## arkanoid_audio
module arkanoid_audio
(
	input                clk_48m,
	input                reset,       
	input          [9:0] sound_raw,   
	input                pause,
	input                vol_boost,
	output signed [15:0] sound
);
reg [8:0] div;
always @(posedge clk_48m) begin
	if(!reset)
		div <= 9'd0;
	else
		div <= div + 9'd1;
end
wire dcrm_cen = !div;
wire signed [15:0] sound_dcrm;
jt49_dcrm2 #(16) dcrm
(
	.clk(clk_48m),
	.cen(dcrm_cen),
	.rst(~reset),
	.din({5'd0, sound_raw}),
	.dout(sound_dcrm)
);
wire signed [15:0] sound_filtered;
arkanoid_lpf lpf
(
	.clk(clk_48m),
	.reset(~reset),
	.in(sound_dcrm),
	.out(sound_filtered)
);
assign sound = pause ? 16'd0 : vol_boost ? (sound_filtered <<< 16'd5) : (sound_filtered <<< 16'd4);
endmodule
==> flow/config.mk <==
export PLATFORM = sky130hd
export DESIGN_NAME = arkanoid_audio
export DESIGN_NICKNAME = arkanoid_audio
export VERILOG_FILES = /design/flow/design.v
export SDC_FILE = /design/flow/constraint.sdc
export NUM_CORES = 4
export LEC_CHECK = 0
export CAP_MARGIN = 20
export CELL_PAD_IN_SITES_DETAIL_PLACEMENT = 0
export CELL_PAD_IN_SITES_GLOBAL_PLACEMENT = 0
export CORE_ASPECT_RATIO = 0.89
export CORE_MARGIN = 2
export CORE_UTILIZATION = 70
export CTS_CLUSTER_SIZE = 41
export GPL_ROUTABILITY_DRIVEN = 1
export HOLD_SLACK_MARGIN = 0.12
export MAX_ROUTING_LAYER = met4
export MIN_ROUTING_LAYER = met1
export PLACE_DENSITY_LB_ADDON = 0.07
export SLEW_MARGIN = 40
==> flow/constraint.sdc <==
create_clock -name core_clock -period 6.35 [get_ports {clk_48m}]
set_input_delay 1.2700 -clock core_clock [delete_from_list [all_inputs] [get_ports {clk_48m}]]
set_output_delay 1.2700 -clock core_clock [all_outputs]
set_load 0.01 [all_outputs]
run.sh (not shown) runs the stock make flow with config.mk's settings and CLKGATE_MAP_FILE=.
The baseline ran to the end with violations: setup timing.
Next try:
- CELL_PAD_IN_SITES_GLOBAL_PLACEMENT: 0 -> unset
- CORE_UTILIZATION: 70 -> 61
- CTS_CLUSTER_SIZE: 41 -> 55
- GPL_ROUTABILITY_DRIVEN: 1 -> 0
- PLACE_DENSITY_LB_ADDON: 0.07 -> 0.09
- clock period: 6.35 -> 8.89 ns (I/O delays scaled with it)
- The new run finished but fails on setup timing
- worst setup slack improves by 3.1 ns
- final cell count shrinks by 6.5%
- synthesized area is unchanged
- hold slack stays flat
- via count shrinks by 16%
- fmax grows by 6.1%
Next try:
- CORE_MARGIN: 2 -> 7
- CORE_UTILIZATION: 61 -> 20
- MIN_ROUTING_LAYER: met1 -> met2
Effect:
- The changed run completed and failed the layout checks on setup timing
- wire length went up by 29%
- count of clock-buffer cells in the layout shrinks by 1
- global-route usage went down by 13 points
- maximum frequency hardly moves
- cell area grows by 8.4%
- combinational power came out higher by about 4%
- setup slack barely changes
Next try:
- CELL_PAD_IN_SITES_DETAIL_PLACEMENT: 0 -> 1
- CORE_MARGIN: 7 -> 4
- CTS_CLUSTER_DIAMETER: unset -> 231
- MIN_ROUTING_LAYER: met2 -> met1
- PLACE_DENSITY: unset -> 0.94
- PLACE_DENSITY_LB_ADDON: 0.09 -> unset
- SLEW_MARGIN: 40 -> 5
- TNS_END_PERCENT: unset -> 50
The changed run completed, yet does not pass: setup timing.
Clock-buffer cell count is higher by 1.
Total power climbs by about 5.3%.
Sequential power is higher by about 1%.
Sequential cell count is unchanged.
Area after synthesis is unchanged.
Wire length increases by about 50%.
Global-route usage is lower by 0.38 points.
Die area drops by 3.4%.
Next try:
- CELL_PAD_IN_SITES_DETAIL_PLACEMENT: 1 -> 0
- CORE_MARGIN: 4 -> 7
- CORE_UTILIZATION: 20 -> 65
- CTS_CLUSTER_DIAMETER: 231 -> 292
- CTS_CLUSTER_SIZE: 55 -> 100
- HOLD_SLACK_MARGIN: 0.12 -> unset
- PLACE_DENSITY: 0.94 -> 0.64
- SLEW_MARGIN: 5 -> 40
- TNS_END_PERCENT: 50 -> unset
- The new run ran to the end with violations: setup timing
- cell count went down by about 24%
- count of clock-buffer cells in the layout went up by 1
- setup slack improves by 0.83 ns
- via count went down by about 20%
- wire length went down by about 50%
- power went down by 11%
- worst hold slack degrades by 0.0066 ns
- flip-flop count is unchanged
- final area went down by 6.2%
- non-clock buffer count went down by 2
Next try:
- CORE_MARGIN: 7 -> 2
- CORE_UTILIZATION: 65 -> 72
- CTS_CLUSTER_DIAMETER: 292 -> unset
- CTS_CLUSTER_SIZE: 100 -> 22
- HOLD_SLACK_MARGIN: unset -> -0.08
- PLACE_DENSITY: 0.64 -> unset
- PLACE_DENSITY_LB_ADDON: unset -> 0.09
The new run finished but failed the layout checks on setup timing; synthesized cell count is unchanged; sequential share of layout area stays flat; setup slack loses 0.34 ns; total power is about the same; routed wire length goes up by 8.9%; global-route usage climbs by 9.4 points; combinational power barely changes; non-clock buffer count is lower by 18; sequential cell count stays the same.

---

The RTL this note starts from:
==> flow/design.v <==
module jt49_dcrm2 #(parameter sw=8) (
    input                clk,
    input                cen,
    input                rst,
    input         [sw-1:0]  din,
    output signed [sw-1:0]  dout
);
localparam dw=10;  
reg  signed [sw+dw:0] integ, exact, error;
reg  signed [sw:0] pre_dout;
reg signed [sw:0] q;
always @(*) begin
    exact = integ+error;
    q = exact[sw+dw:dw];
    pre_dout  = { 1'b0, din } - q;
end
assign dout = pre_dout[sw-1:0];
always @(posedge clk)
    if( rst ) begin
        integ <= {sw+dw+1{1'b0}};
        error <= {sw+dw+1{1'b0}};
    end else if( cen ) begin
        integ <= integ + pre_dout;  
        error <= exact-{q, {dw{1'b0}}};
    end
endmodule
module iir_1st_order
#(
	parameter COEFF_WIDTH = 18,
	parameter COEFF_SCALE = 15,
	parameter DATA_WIDTH  = 16,
	parameter COUNT_BITS  = 10
)
(
	input clk,
	input reset,
	input [COUNT_BITS - 1 : 0] div,
	input signed [COEFF_WIDTH - 1 : 0] A2, B1, B2,
   input signed [DATA_WIDTH - 1 :0] in,
   output [DATA_WIDTH - 1:0] out
);
	reg signed [DATA_WIDTH-1:0] x0,x1,y0;
	reg signed [DATA_WIDTH + COEFF_WIDTH - 1 : 0] out32;
	reg [COUNT_BITS - 1:0] count;
	assign out = y0;
	always @ (*) begin
		out32 <= (B1*x0 + B2*x1) - A2*y0;  
	end
	always @ (posedge clk) begin
		if(reset) begin
			count <= 0;
			x0 <= 0;
			x1 <= 0;
			y0 <= 0;
		end
		else begin
			count <= count + 1'd1;
			if (count == div - 1) begin
					count <= 0;
					y0 <= {out32[DATA_WIDTH + COEFF_WIDTH - 1] , out32[COEFF_SCALE + DATA_WIDTH - 2 : COEFF_SCALE]};
					x1 <= x0;
					x0 <= in;
			end
		end
	end
endmodule  
module iir_2nd_order
#(
	parameter COEFF_WIDTH = 18,
	parameter COEFF_SCALE = 14,
	parameter DATA_WIDTH  = 16,
	parameter COUNT_BITS  = 10
)
(
	input clk,
	input reset,
	input [COUNT_BITS - 1 : 0] div,
	input signed [COEFF_WIDTH - 1 : 0] A2, A3, B1, B2, B3,
   input signed [DATA_WIDTH - 1 : 0] in,
   output [DATA_WIDTH - 1 : 0] out
);
	reg signed [DATA_WIDTH-1 : 0] x0,x1,x2;
	reg signed [DATA_WIDTH-1 : 0] y0,y1;
	reg signed [(DATA_WIDTH + COEFF_WIDTH - 1) : 0] out32;
	reg [COUNT_BITS : 0] count;
	assign out = y0;
	always @ (*) begin
		out32 <= (B1*x0 + B2*x1 + B3*x2) - (A2*y0 + A3*y1);  
	end
	always @ (posedge clk) begin
		if(reset) begin
			count <=  0;
			x0 <= 0;
			x1 <= 0;
			x2 <= 0;
			y0 <= 0;
			y1 <= 0; 
		end
		else begin
			count <= count + 1'd1;
			if (count == div - 1) begin
					count <= 0;
					y1 <= y0;
					y0 <= {out32[DATA_WIDTH + COEFF_WIDTH - 1] , out32[(DATA_WIDTH + COEFF_SCALE - 2) : COEFF_SCALE]};
					x2 <= x1;
					x1 <= x0;
					x0 <= in;
			end
		end
	end
endmodule  
module arkanoid_lpf(
	input clk,
	input reset,
	input signed [15:0] in,
	output signed [15:0] out);
	wire [9:0] div = 10'd256;  
	wire signed [17:0] A2;
	wire signed [17:0] B2;
	wire signed [17:0] B1;
	wire signed [15:0] audio_post_lpf1;
	assign A2 = -18'd18211;
	assign B1 = 18'd7278;
	assign B2 = 18'd7278;
	iir_1st_order lpf6db(.clk(clk),
								.reset(reset),
								.div(div),
								.A2(A2),
								.B1(B1),
								.B2(B2),
								.in(in),
								.out(audio_post_lpf1)); 
	assign out = audio_post_lpf1;
endmodule
module arkanoid_audio
(
	input                clk_48m,
	input                reset,       
	input          [9:0] sound_raw,   
	input                pause,
	input                vol_boost,
	output signed [15:0] sound
);
reg [8:0] div;
always @(posedge clk_48m) begin
	if(!reset)
		div <= 9'd0;
	else
		div <= div + 9'd1;
end
wire dcrm_cen = !div;
wire signed [15:0] sound_dcrm;
jt49_dcrm2 #(16) dcrm
(
	.clk(clk_48m),
	.cen(dcrm_cen),
	.rst(~reset),
	.din({5'd0, sound_raw}),
	.dout(sound_dcrm)
);
wire signed [15:0] sound_filtered;
arkanoid_lpf lpf
(
	.clk(clk_48m),
	.reset(~reset),
	.in(sound_dcrm),
	.out(sound_filtered)
);
assign sound = pause ? 16'd0 : vol_boost ? (sound_filtered <<< 16'd5) : (sound_filtered <<< 16'd4);
endmodule
clock: 9.35 ns
lec_check: 0
cap_margin: 5
core_margin: 2
core_utilization: 72
cts_cluster_diameter: 28
cts_cluster_size: 39
max_routing_layer: met4
setup_slack_margin: 1.05
slew_margin: 20
The baseline reached the layout checks and failed them: negative setup slack.
Edit:
--- a/flow/config.mk
+++ b/flow/config.mk
@@ -6,10 +6,10 @@
 export NUM_CORES = 4
 export LEC_CHECK = 0
-export CAP_MARGIN = 5
+export CAP_MARGIN = 15
 export CORE_MARGIN = 2
 export CORE_UTILIZATION = 72
-export CTS_CLUSTER_DIAMETER = 28
-export CTS_CLUSTER_SIZE = 39
+export CTS_CLUSTER_DIAMETER = 29
+export CTS_CLUSTER_SIZE = 41
 export MAX_ROUTING_LAYER = met4
-export SETUP_SLACK_MARGIN = 1.05
+export SETUP_SLACK_MARGIN = 1.21
 export SLEW_MARGIN = 20
==> flow/constraint.sdc (replaced) <==
create_clock -name core_clock -period 9.59 [get_ports {clk_48m}]
set_input_delay 1.9180 -clock core_clock [delete_from_list [all_inputs] [get_ports {clk_48m}]]
set_output_delay 1.9180 -clock core_clock [all_outputs]
set_load 0.01 [all_outputs]
The changed run completed and failed the layout checks on negative setup slack; routed wire length came out higher by about 2%; synthesized area is unchanged; worst hold slack is about the same; count of clock-buffer cells in the layout came out higher by 1; core utilization came out lower by 0.33 points; final area came out lower by about 0.4%; global-route usage came out higher by 0.65 points; non-clock buffer count came out lower by 33.
Edit:
==> flow/config.mk (replaced) <==
export PLATFORM = sky130hd
export DESIGN_NAME = arkanoid_audio
export DESIGN_NICKNAME = arkanoid_audio
export VERILOG_FILES = /design/flow/design.v
export SDC_FILE = /design/flow/constraint.sdc
export NUM_CORES = 4
export LEC_CHECK = 0
export CAP_MARGIN = 20
export CORE_MARGIN = 2
export CORE_UTILIZATION = 61
export SETUP_SLACK_MARGIN = 3.41
export SLEW_MARGIN = 20
==> flow/constraint.sdc (replaced) <==
create_clock -name core_clock -period 13.5 [get_ports {clk_48m}]
set_input_delay 2.7000 -clock core_clock [delete_from_list [all_inputs] [get_ports {clk_48m}]]
set_output_delay 2.7000 -clock core_clock [all_outputs]
set_load 0.01 [all_outputs]
Result:
- The changed run completed without violations
- routed wire length went down by a little under a tenth
- die area is higher by about a fifth
- register-to-register slack is better by 3.9 ns
- final cell count barely changes
- via count falls by a few percent
- first-iteration DRC count falls by a quarter to a third
- synthesized cell count is unchanged
Edit:
--- a/flow/config.mk
+++ b/flow/config.mk
@@ -8,5 +8,4 @@
 export CAP_MARGIN = 20
 export CORE_MARGIN = 2
-export CORE_UTILIZATION = 61
-export SETUP_SLACK_MARGIN = 3.41
+export CORE_UTILIZATION = 40
 export SLEW_MARGIN = 20
==> flow/constraint.sdc (replaced) <==
create_clock -name core_clock -period 20.0 [get_ports {clk_48m}]
set_input_delay 4.0000 -clock core_clock [delete_from_list [all_inputs] [get_ports {clk_48m}]]
set_output_delay 4.0000 -clock core_clock [all_outputs]
set_load 0.01 [all_outputs]
Outcome: Setup slack improves by 6.1 ns. Worst hold slack improves by 0.0035 ns. Combinational power falls by 32%. Clock power goes down by 33%. Total power came out lower by 33%. Cell area went up by 0.58%. Cell count is higher by 9.8%. Synthesized area is unchanged. First-iteration DRC count climbs by 1.2%. Global-route usage shrinks by 9.9 points.
Edit:
--- a/flow/config.mk
+++ b/flow/config.mk
@@ -7,5 +7,12 @@
 export LEC_CHECK = 0
 export CAP_MARGIN = 20
-export CORE_MARGIN = 2
-export CORE_UTILIZATION = 40
-export SLEW_MARGIN = 20
+export CELL_PAD_IN_SITES_DETAIL_PLACEMENT = 1
+export CELL_PAD_IN_SITES_GLOBAL_PLACEMENT = 3
+export CORE_MARGIN = 8
+export CORE_UTILIZATION = 54
+export CTS_CLUSTER_SIZE = 90
+export GPL_ROUTABILITY_DRIVEN = 0
+export PLACE_DENSITY_LB_ADDON = 0.16
+export SETUP_SLACK_MARGIN = -1.72
+export SLEW_MARGIN = 10
+export TNS_END_PERCENT = 5
Now the flow ended with an error in 3_1_place_gp_skip_io.
Die area shrinks by 17%.
Synthesized cell count stays the same.
Synthesized area does not change.

---

// arkanoid_audio: RTL as listed in full above, without the edits since
clock: 8.89 ns
lec_check: 0
cap_margin: 20
cell_pad_in_sites_detail_placement: 0
core_aspect_ratio: 0.89
core_margin: 2
core_utilization: 72
cts_cluster_diameter: 27
cts_cluster_size: 25
gpl_routability_driven: 0
hold_slack_margin: -0.08
max_routing_layer: met4
min_routing_layer: met1
place_density_lb_addon: 0.01
setup_slack_margin: 2.18
slew_margin: 40
The starting point ran to the end with violations: negative setup slack.
Edit:
--- a/flow/config.mk
+++ b/flow/config.mk
@@ -7,2 +7,3 @@
 export LEC_CHECK = 0
+export ABC_AREA = 1
 export CAP_MARGIN = 20
@@ -12,4 +13,4 @@
 export CORE_UTILIZATION = 72
-export CTS_CLUSTER_DIAMETER = 27
-export CTS_CLUSTER_SIZE = 25
+export CTS_CLUSTER_DIAMETER = 216
+export CTS_CLUSTER_SIZE = 80
 export GPL_ROUTABILITY_DRIVEN = 0
@@ -18,4 +19,4 @@
 export MIN_ROUTING_LAYER = met1
-export PLACE_DENSITY_LB_ADDON = 0.01
-export SETUP_SLACK_MARGIN = 2.18
-export SLEW_MARGIN = 40
+export PLACE_DENSITY = 0.39
+export SETUP_SLACK_MARGIN = 0.78
+export SLEW_MARGIN = 0
Outcome: The new run ran to the end with violations: negative setup slack. Synthesized area rose by about 4%. Via count rose by about 20%. Maximum frequency fell by about 0.8%. Sequential power rose by 5.5%. Power rose by about 20%. Clock power rose by about 2%.
Edit:
--- a/flow/config.mk
+++ b/flow/config.mk
@@ -11,12 +11,12 @@
 export CORE_ASPECT_RATIO = 0.89
-export CORE_MARGIN = 2
-export CORE_UTILIZATION = 72
-export CTS_CLUSTER_DIAMETER = 216
-export CTS_CLUSTER_SIZE = 80
+export CORE_MARGIN = 4
+export CORE_UTILIZATION = 20
+export CTS_CLUSTER_DIAMETER = 251
+export CTS_CLUSTER_SIZE = 55
 export GPL_ROUTABILITY_DRIVEN = 0
-export HOLD_SLACK_MARGIN = -0.08
+export HOLD_SLACK_MARGIN = 0.12
 export MAX_ROUTING_LAYER = met4
 export MIN_ROUTING_LAYER = met1
-export PLACE_DENSITY = 0.39
-export SETUP_SLACK_MARGIN = 0.78
-export SLEW_MARGIN = 0
+export PLACE_DENSITY = 0.94
+export SLEW_MARGIN = 40
+export TNS_END_PERCENT = 50
The new run reached the layout checks and failed them: negative setup slack.
Sequential share of layout area went down by 0.23 points.
Combinational power went down by about 2%.
Worst setup slack is better by 320 ps.
Total power went down by about 1.7%.
Non-clock buffer count went down by 8.
Wire length went down by 10%.
Edit:
==> flow/config.mk (replaced) <==
export PLATFORM = sky130hd
export DESIGN_NAME = arkanoid_audio
export DESIGN_NICKNAME = arkanoid_audio
export VERILOG_FILES = /design/flow/design.v
export SDC_FILE = /design/flow/constraint.sdc
export NUM_CORES = 4
export LEC_CHECK = 0
export CAP_MARGIN = 20
export CELL_PAD_IN_SITES_DETAIL_PLACEMENT = 2
export CORE_ASPECT_RATIO = 0.89
export CORE_MARGIN = 4
export CORE_UTILIZATION = 20
export CTS_CLUSTER_SIZE = 55
export GPL_ROUTABILITY_DRIVEN = 0
export HOLD_SLACK_MARGIN = 0.12
export MAX_ROUTING_LAYER = met4
export MIN_ROUTING_LAYER = met2
export PLACE_DENSITY_LB_ADDON = 0.09
export SLEW_MARGIN = 5
The changed run completed, yet does not pass: negative setup slack.
Final area goes down by 1.2%.
Via count grows by 15%.
Global-route usage went up by 10 points.
Power is estimated from default activity; no workload was simulated.
